==> run B <==
==> flow/design.v (excerpt) <==
module c6502
(
    input               clock,
    input               ce,
    input               reset_n,
    output      [15:0]  address,
    input       [ 7:0]  in,
    output reg  [ 7:0]  out,
    output reg          we
);
assign address = cp ? ab : pc;
localparam
    LDC = 0,
    ZP  = 1,    ZPX = 2,    ZPY = 3,
    ABS = 4,    ABX = 5,    ABY = 6,    ABZ = 7,
    IX  = 8,    IX2 = 9,    IX3 = 10,
    IY  = 11,   IY2 = 12,   IY3 = 13,
    RUN = 14,   BRA = 15,
    JP1 = 16,   JP2 = 17,
    JND = 18,   TRM = 19,   POP = 20,   JSR = 21,
    RTS = 22;
localparam
    ORA = 0,    AND = 1,    EOR = 2,    ADC = 3,
    STA = 4,    LDA = 5,    CMP = 6,    SBC = 7,
    ASL = 8,    ROL = 9,    LSR = 10,   ROR = 11,
    BIT = 13,   DEC = 14,   INC = 15;
localparam
    DST_A = 0,  DST_X = 1,  DST_Y = 2,  DST_S = 3,
    SRC_D = 0,  SRC_X = 1,  SRC_Y = 2,  SRC_A = 3;
reg [ 7:0]  a, x, y, s, p;
reg         cp;
reg [ 4:0]  t;           
reg [ 2:0]  m;           
reg [15:0]  ab, pc;
reg [ 7:0]  op, w;       
reg [ 3:0]  alu;         
reg [ 1:0]  dst, src;
wire [8:0] zpx = in + x;
wire [8:0] zpy = in + y;
wire [3:0] bra = {p[1], p[0], p[6], p[7]};  
wire [7:0] sn  = s + 1;
always @(posedge clock)
if (reset_n == 1'b0) begin
    p  <= 8'b01100001;
    t  <= 1'b0;
    cp <= 1'b0;
    pc <= 16'h0000;
    a  <= 8'h80;
    x  <= 8'hFE;
    y  <= 8'hDA;
    s  <= 8'h00;
    we <= 1'b0;
end
else if (ce) begin
    we  <= 1'b0;
    case (t)
    LDC: begin
        pc  <= pc + 1;
        m   <= 0;
        op  <= in;
        dst <= DST_A;
        src <= SRC_D;
        casex (in)
        8'b010_011_00: t <= JP1;  
        8'b011_011_00: t <= JND;  
        8'b001_000_00: t <= JSR;  
        8'b011_000_00: t <= RTS;  
        8'bxxx_000_x1: t <= IX;
        8'bxxx_010_x1,
        8'b1xx_000_x0: t <= RUN;  
        8'bxxx_100_x1: t <= IY;
        8'bxxx_110_x1: t <= ABY;
        8'bxxx_001_xx: t <= ZP;
        8'bxxx_011_xx,
  ...
clock: 4.98 ns
lec_check: 0
cap_margin: 35
core_margin: 7
core_utilization: 36
cts_cluster_diameter: 218
gpl_routability_driven: 0
setup_slack_margin: -0.02
slew_margin: 30
tns_end_percent: 80
run.sh (not shown) runs the stock make flow with config.mk's settings and CLKGATE_MAP_FILE=.
==> run C: changes against run B <==
==> flow/config.mk (replaced) <==
export PLATFORM = sky130hd
export DESIGN_NAME = c6502
export DESIGN_NICKNAME = c6502
export VERILOG_FILES = /design/flow/design.v
export SDC_FILE = /design/flow/constraint.sdc
export NUM_CORES = 4
export LEC_CHECK = 0
export ABC_AREA = 1
export CAP_MARGIN = 20
export CORE_MARGIN = 2
export CORE_UTILIZATION = 67
export SLEW_MARGIN = 20
==> flow/constraint.sdc (replaced) <==
create_clock -name core_clock -period 6.77 [get_ports {clock}]
set_input_delay 1.3540 -clock core_clock [delete_from_list [all_inputs] [get_ports {clock}]]
set_output_delay 1.3540 -clock core_clock [all_outputs]
set_load 0.01 [all_outputs]
==> run R: changes against run B <==
==> flow/config.mk (replaced) <==
export PLATFORM = sky130hd
export DESIGN_NAME = c6502
export DESIGN_NICKNAME = c6502
export VERILOG_FILES = /design/flow/design.v
export SDC_FILE = /design/flow/constraint.sdc
export NUM_CORES = 4
export LEC_CHECK = 0
export CAP_MARGIN = 0
export CORE_MARGIN = 2
export CORE_UTILIZATION = 72
export CTS_CLUSTER_DIAMETER = 362
export CTS_CLUSTER_SIZE = 72
export PLACE_DENSITY_LB_ADDON = 0.0
export SLEW_MARGIN = 20
==> flow/constraint.sdc (replaced) <==
create_clock -name core_clock -period 6.99 [get_ports {clock}]
set_input_delay 1.3980 -clock core_clock [delete_from_list [all_inputs] [get_ports {clock}]]
set_output_delay 1.3980 -clock core_clock [all_outputs]
set_load 0.01 [all_outputs]
==> run F: changes against run B <==
==> flow/config.mk (replaced) <==
export PLATFORM = sky130hd
export DESIGN_NAME = c6502
export DESIGN_NICKNAME = c6502
export VERILOG_FILES = /design/flow/design.v
export SDC_FILE = /design/flow/constraint.sdc
export NUM_CORES = 4
export LEC_CHECK = 0
export CAP_MARGIN = 20
export CORE_MARGIN = 2
export CORE_UTILIZATION = 54
export CTS_CLUSTER_DIAMETER = 389
export CTS_CLUSTER_SIZE = 17
export PLACE_DENSITY = 0.37
export SETUP_SLACK_MARGIN = -0.65
export SLEW_MARGIN = 20
==> flow/constraint.sdc (replaced) <==
create_clock -name core_clock -period 10.0 [get_ports {clock}]
set_input_delay 2.0000 -clock core_clock [delete_from_list [all_inputs] [get_ports {clock}]]
set_output_delay 2.0000 -clock core_clock [all_outputs]
set_load 0.01 [all_outputs]
==> qor summary <==
quantity	run R	run C	run B	run F
Outcome	complete, no violations	complete, no violations	complete, no violations	complete, no violations
Worst reg-to-reg path cell count	13	23	16	15
Post-cts resize count	0	0	7	0
Placer's final routability congestion estimate	1.034	1.070	-	0.9594
Clock Pin Slew Worst Setup and Hold Paths	0.06 ns	0.07 ns	0.06 ns	0.07 ns
Number of cells in the yosys synthesis report	1,816	2,158	1,816	1,816
Combinational Power	1.05 mW	1.26 mW	1.70 mW	0.731 mW
Vias in the first global route	13,830	15,470	13,820	13,230
Area share of fa/ha/maj cells after synthesis	9.037%	9.063%	9.037%	9.037%
Unrepaired setup endpoints after global routing	false	false	-	false
WHS	0.4852 ns	0.4641 ns	0.4597 ns	0.4657 ns
Worst setup slack before clock tree synthesis	0.5413 ns	1.397 ns	-0.8196 ns	2.589 ns
Smallest setup slack after layout	0.8889 ns	1.730 ns	0.07778 ns	2.871 ns

---

==> job 4279 <==
==> flow/design.v <==
module c6502
(
    input               clock,
    input               ce,
    input               reset_n,
    output      [15:0]  address,
    input       [ 7:0]  in,
    output reg  [ 7:0]  out,
    output reg          we
);
assign address = cp ? ab : pc;
localparam
    LDC = 0,
    ZP  = 1,    ZPX = 2,    ZPY = 3,
    ABS = 4,    ABX = 5,    ABY = 6,    ABZ = 7,
    IX  = 8,    IX2 = 9,    IX3 = 10,
    IY  = 11,   IY2 = 12,   IY3 = 13,
    RUN = 14,   BRA = 15,
    JP1 = 16,   JP2 = 17,
    JND = 18,   TRM = 19,   POP = 20,   JSR = 21,
    RTS = 22;
localparam
    ORA = 0,    AND = 1,    EOR = 2,    ADC = 3,
    STA = 4,    LDA = 5,    CMP = 6,    SBC = 7,
    ASL = 8,    ROL = 9,    LSR = 10,   ROR = 11,
    BIT = 13,   DEC = 14,   INC = 15;
localparam
    DST_A = 0,  DST_X = 1,  DST_Y = 2,  DST_S = 3,
    SRC_D = 0,  SRC_X = 1,  SRC_Y = 2,  SRC_A = 3;
reg [ 7:0]  a, x, y, s, p;
reg         cp;
reg [ 4:0]  t;           
reg [ 2:0]  m;           
reg [15:0]  ab, pc;
reg [ 7:0]  op, w;       
reg [ 3:0]  alu;         
reg [ 1:0]  dst, src;
wire [8:0] zpx = in + x;
wire [8:0] zpy = in + y;
wire [3:0] bra = {p[1], p[0], p[6], p[7]};  
wire [7:0] sn  = s + 1;
always @(posedge clock)
if (reset_n == 1'b0) begin
    p  <= 8'b01100001;
    t  <= 1'b0;
    cp <= 1'b0;
    pc <= 16'h0000;
    a  <= 8'h80;
    x  <= 8'hFE;
    y  <= 8'hDA;
    s  <= 8'h00;
    we <= 1'b0;
end
else if (ce) begin
    we  <= 1'b0;
    case (t)
    LDC: begin
        pc  <= pc + 1;
        m   <= 0;
        op  <= in;
        dst <= DST_A;
        src <= SRC_D;
        casex (in)
        8'b010_011_00: t <= JP1;  
        8'b011_011_00: t <= JND;  
        8'b001_000_00: t <= JSR;  
        8'b011_000_00: t <= RTS;  
        8'bxxx_000_x1: t <= IX;
        8'bxxx_010_x1,
        8'b1xx_000_x0: t <= RUN;  
        8'bxxx_100_x1: t <= IY;
        8'bxxx_110_x1: t <= ABY;
        8'bxxx_001_xx: t <= ZP;
        8'bxxx_011_xx,
        8'b001_000_00: t <= ABS;
        8'b10x_101_1x: t <= ZPY;
        8'bxxx_101_xx: t <= ZPX;
        8'b10x_111_1x: t <= ABY;
        8'bxxx_111_xx: t <= ABX;
        8'bxxx_100_00: t <= BRA;
        default:       t <= RUN;
        endcase
        casex (in)
        8'bxxx_xxx_01: begin alu <= in[7:5]; end
        8'b100_xx1_x0: begin alu <= STA; end
        8'b101_xx1_x0,
        8'b101_000_x0,
        8'b101_010_00,
        8'b10x_010_10,
        8'b100_110_00: begin alu <= LDA; end
        8'b11x_000_00,
        8'b11x_xx1_00: begin alu <= CMP; end
        8'b001_0x1_00: begin alu <= BIT; end
        8'b110_xx1_10,
        8'b100_010_00,
        8'b110_010_10: begin alu <= DEC; end
        8'b111_xx1_10,
        8'b11x_010_00: begin alu <= INC; end
        8'b00x_110_00: begin p[0] <= in[5]; t <= LDC; end  
        8'b01x_110_00: begin p[2] <= in[5]; t <= LDC; end  
        8'b101_110_00: begin p[6] <= 1'b0;  t <= LDC; end  
        8'b11x_110_00: begin p[3] <= in[5]; t <= LDC; end  
        8'b0xx_010_10: begin alu <= {1'b1, in[7:5]}; src <= SRC_A; end
        8'b0xx_xx1_10: begin alu <= {1'b1, in[7:5]}; end
        8'b111_010_10: begin t <= LDC; end
        8'b100_110_10: begin t <= LDC; s <= x; end
        8'b101_110_10: begin x <= s; p[7] <= s[7]; p[1] <= s == 0; t <= LDC; end
        8'b0x0_010_00: begin
            t   <= TRM;
            we  <= 1;
            cp  <= 1;
            out <= in[6] ? a : (p | 8'h30);
            ab  <= {8'h01, s};
            s   <= s - 1;
        end
        8'b0x1_010_00: begin t <= POP; cp <= 1; ab <= {8'h01, sn}; s <= sn; end
        8'b011_000_00: begin cp <= 1; ab <= {8'h01, sn}; end
        endcase
        casex (in)
        8'h86, 8'hA6, 8'hB6, 8'h96, 8'h8E, 8'hAE,
        8'hBE, 8'hA2, 8'hCA, 8'hE8, 8'h9A,
        8'hE0, 8'b111_xx1_00:
            dst <= DST_X;
        8'hA0, 8'h84, 8'hA4, 8'h88, 8'hC8,
        8'h8C, 8'hAC, 8'h94, 8'hB4, 8'hBC,
        8'hC0, 8'b110_xx1_00:
            dst <= DST_Y;
        endcase
        case (in)
        8'hE8, 8'hCA, 8'h8A: src <= SRC_X;  
        8'h88, 8'hC8, 8'h98: src <= SRC_Y;  
        8'hA8, 8'hAA: src <= SRC_A;  
        endcase
    end
    ZP:  begin t <= RUN; ab <= in;       cp <= 1; pc <= pc + 1; end
    ZPX: begin t <= RUN; ab <= zpx[7:0]; cp <= 1; pc <= pc + 1; end
    ZPY: begin t <= RUN; ab <= zpy[7:0]; cp <= 1; pc <= pc + 1; end
    ABS: begin t <= ABZ; pc <= pc + 1; ab <= in; end
    ABX: begin t <= ABZ; pc <= pc + 1; ab <= zpx; end
    ABY: begin t <= ABZ; pc <= pc + 1; ab <= zpy; end
    ABZ: begin t <= RUN; pc <= pc + 1; ab[15:8] <= ab[15:8] + in; cp <= 1; end
    IX:  begin t <= IX2; pc <= pc + 1; cp <= 1; ab <= zpx[7:0]; end
    IY:  begin t <= IY2; pc <= pc + 1; cp <= 1; ab <= in; end
    IX2: begin t <= IX3; w  <= in; ab[7:0] <= ab[7:0] + 1; end
    IY2: begin t <= IY3; w  <= in; ab[7:0] <= ab[7:0] + 1; end
    IX3: begin t <= RUN; ab <= {in, w}; end
    IY3: begin t <= RUN; ab <= {in, w} + y; end
    BRA: begin t <= LDC; pc <= pc + 1 + ((bra[op[7:6]] == op[5]) ? {{8{in[7]}}, in[7:0]} : 0); end
    JP1: begin t <= JP2; pc <= pc + 1; w <= in; end
    JP2: begin t <= LDC; pc <= {in, w}; end
    JND: case (m)
        0: begin m <= 1;   ab[ 7:0] <= in; pc <= pc + 1; end
        1: begin m <= 2;   ab[15:8] <= in; pc <= pc + 1; cp <= 1; end
        2: begin m <= 3;   pc[ 7:0] <= in; ab[7:0] <= ab[7:0] + 1; end
        3: begin t <= LDC; pc[15:8] <= in; cp <= 0; end
    endcase
    POP: begin t <= LDC; cp <= 0; if (op[6]) begin a <= in; p[7] <= in[7]; p[1] <= in == 0; end else p <= in; end
    JSR: case (m)
        0: begin m <= 1; w  <= in; pc <= pc + 1; end
        1: begin m <= 2; we <= 1; out <= pc[15:8]; ab      <= {8'h01, s};  pc[15:8] <= in; cp <= 1;end
        2: begin m <= 3; we <= 1; out <= pc[ 7:0]; ab[7:0] <= ab[7:0] - 1; pc[7:0]  <= w;  end
        3: begin t <= LDC; cp <= 0; s <= s - 2; end
    endcase
    RTS: case (m)
        0: begin m <= 1;   pc[7:0] <= in; ab[7:0] <= ab[7:0] + 1; end
        1: begin t <= LDC; pc <= {in, pc[7:0]} + 1; s <= s + 2; cp <= 0; end
    endcase
    RUN: begin
        cp <= 0;
        t  <= LDC;
        casex (op) 8'bxxx_010_x1, 8'b1xx_000_x0: pc <= pc + 1; endcase
        casex (op)
            8'b100_xxx_01,
            8'b100_xx1_x0: begin t <= TRM; out <= R; we <= 1'b1; cp <= 1'b1; end
            8'bxxx_xxx_01,
            8'b0xx_010_10,
            8'b100_010_10,
            8'b100_110_00: begin a <= R; p <= F; end
            8'b101_xx1_00,
            8'b101_000_00,
            8'b1x0_010_00,
            8'b101_010_00: begin y <= R; p <= F; end
            8'b101_xx1_10,
            8'b101_000_10,
            8'b111_010_00,
            8'b110_010_10,
            8'b101_010_10: begin x <= R; p <= F; end
            8'b0xx_xx1_10,
            8'b11x_xx1_10: begin t <= TRM; out <= R; we <= 1'b1; cp <= 1'b1; p <= F; end
            8'b110_xxx_01,
            8'b11x_000_00,
            8'b11x_xx1_00,
            8'b001_0x1_00: begin p <= F; end
        endcase
    end
    TRM: begin cp <= 0; t <= LDC; end
    endcase
end
wire [7:0] op1 =
    dst == DST_A ? a :
    dst == DST_X ? x :
    dst == DST_Y ? y : s;
wire [7:0] op2 =
    src == SRC_A ? a :
    src == SRC_X ? x :
    src == SRC_Y ? y : in;
wire [8:0] R =
    alu == ORA ? op1 | op2 :
    alu == AND ? op1 & op2 :
    alu == EOR ? op1 ^ op2 :
    alu == ADC ? op1 + op2 + cin :
    alu == STA ? op1 :
    alu == LDA ? op2 :
    alu == CMP ? op1 - op2 :
    alu == SBC ? op1 - op2 - !cin :
    alu == ASL ? {op2[6:0], 1'b0} :
    alu == ROL ? {op2[6:0], cin} :
    alu == LSR ? {1'b0, op2[7:1]} :
    alu == ROR ? {cin, op2[7:1]} :
    alu == BIT ? op1 & op2 :
    alu == DEC ? op2 - 1 :
    alu == INC ? op2 + 1 : 0;
wire sign  =  R[7];         
wire zero  = ~|R[7:0];      
wire oadc  = (op1[7] ^ op2[7] ^ 1'b1) & (op1[7] ^ R[7]);
wire osbc  = (op1[7] ^ op2[7] ^ 1'b0) & (op1[7] ^ R[7]);
wire cin   =  p[0];
wire carry =  R[8];
wire [7:0] F =
    alu == ADC ? {sign, oadc, p[5:2], zero,  carry} :
    alu == CMP ? {sign,       p[6:2], zero, ~carry} :
    alu == SBC ? {sign, osbc, p[5:2], zero, ~carry} :
    alu == ASL || alu == ROL ? {sign, p[6:2], zero, op2[7]} :
    alu == LSR || alu == ROR ? {sign, p[6:2], zero, op2[0]} :
    alu == BIT ? {op2[7:6], p[5:2], zero, p[0]} :
                 {sign,     p[6:2], zero, p[0]};
endmodule
==> flow/run.sh <==
#!/bin/bash
# the make line also repeats each setting of config.mk as NAME=value (left out here)
make -C /OpenROAD-flow-scripts/flow DESIGN_CONFIG=/design/flow/config.mk WORK_HOME=/design/flow/orfs CLKGATE_MAP_FILE= finish
==> flow/config.mk <==
export PLATFORM = sky130hd
export DESIGN_NAME = c6502
export DESIGN_NICKNAME = c6502
export VERILOG_FILES = /design/flow/design.v
export SDC_FILE = /design/flow/constraint.sdc
export NUM_CORES = 4
export LEC_CHECK = 0
export CAP_MARGIN = 20
export CELL_PAD_IN_SITES_GLOBAL_PLACEMENT = 0
export CORE_MARGIN = 2
export CORE_UTILIZATION = 71
export CTS_CLUSTER_SIZE = 47
export GPL_TIMING_DRIVEN = 1
export MAX_ROUTING_LAYER = met4
export PLACE_DENSITY_LB_ADDON = 0.0
export SETUP_SLACK_MARGIN = 0.82
export SLEW_MARGIN = 25
export TNS_END_PERCENT = 75
==> flow/constraint.sdc <==
create_clock -name core_clock -period 5.83 [get_ports {clock}]
set_input_delay 1.1660 -clock core_clock [delete_from_list [all_inputs] [get_ports {clock}]]
set_output_delay 1.1660 -clock core_clock [all_outputs]
set_load 0.01 [all_outputs]
==> job 8230: changes against job 4279 <==
==> flow/config.mk (replaced) <==
export PLATFORM = sky130hd
export DESIGN_NAME = c6502
export DESIGN_NICKNAME = c6502
export VERILOG_FILES = /design/flow/design.v
export SDC_FILE = /design/flow/constraint.sdc
export NUM_CORES = 4
export LEC_CHECK = 0
export CAP_MARGIN = 20
export CORE_MARGIN = 2
export CORE_UTILIZATION = 63
export SLEW_MARGIN = 20
==> flow/constraint.sdc (replaced) <==
create_clock -name core_clock -period 4.49 [get_ports {clock}]
set_input_delay 0.8980 -clock core_clock [delete_from_list [all_inputs] [get_ports {clock}]]
set_output_delay 0.8980 -clock core_clock [all_outputs]
set_load 0.01 [all_outputs]
==> job 944: changes against job 4279 <==
--- a/flow/config.mk
+++ b/flow/config.mk
@@ -6,13 +6,13 @@
 export NUM_CORES = 4
 export LEC_CHECK = 0
+export ABC_AREA = 1
 export CAP_MARGIN = 20
 export CELL_PAD_IN_SITES_GLOBAL_PLACEMENT = 0
 export CORE_MARGIN = 2
-export CORE_UTILIZATION = 71
+export CORE_UTILIZATION = 72
 export CTS_CLUSTER_SIZE = 47
 export GPL_TIMING_DRIVEN = 1
 export MAX_ROUTING_LAYER = met4
-export PLACE_DENSITY_LB_ADDON = 0.0
-export SETUP_SLACK_MARGIN = 0.82
+export PLACE_DENSITY = 0.84
 export SLEW_MARGIN = 25
 export TNS_END_PERCENT = 75
==> flow/constraint.sdc (replaced) <==
create_clock -name core_clock -period 15.8 [get_ports {clock}]
set_input_delay 3.1600 -clock core_clock [delete_from_list [all_inputs] [get_ports {clock}]]
set_output_delay 3.1600 -clock core_clock [all_outputs]
set_load 0.01 [all_outputs]
==> results <==
| metric | job 8230 | job 944 | job 4279 |
|---|---|---|---|
| Number of detailed-routing iterations run before antenna repair | 12 | 22 | 10 |
| Number of inserted filler cells in the final layout | 1743 | 1442 | 1365 |
| OpenROAD warning count | 50 | 49 | 49 |
| Non-clock buffer count | 174 | 58 | 79 |
| Relative contribution of combinational cells to total power | 0.414 | 0.402 | 0.372 |
| Synthesized cell area | 13800 sq um | 13700 sq um | 13800 sq um |
| Share of the final layout cell area in sequential cells | 0.199 | 0.209 | 0.208 |
| Register-to-register setup slack | 0.29 ns | 10.95 ns | 1.13 ns |
| Area share, top type | 0.129 | 0.130 | 0.129 |
| Iter 0 DRT Violations | 2779 | 3451 | 2964 |
| Setup repair after global routing missed its margin | yes | no | yes |
| Total area of multi-input combinational cells | 9900 sq um | 9040 sq um | 9900 sq um |
| Worst-path fanout max | 5 | 21 | 4 |
| Instance count on the critical path | 18 | 31 | 17 |
| Worst slack on hold paths | 0.478 ns | 0.490 ns | 0.465 ns |
| Outcome | complete, no violations | complete, no violations | complete, no violations |
| Insertion delay of the later-clocked pin in the worst-skew pair | 0.45 ns | 0.44 ns | 0.44 ns |
| Met3 layer wire length in the routed design | 9280 um | 9020 um | 8520 um |
| Power per unit of standard cell area | 303 nW/um^2 | 90.7 nW/um^2 | 235 nW/um^2 |
| Die W | 152 um | 142 um | 143 um |
| Clock network fraction of design power | 0.288 | 0.296 | 0.313 |
Power is estimated from default activity; no workload was simulated.
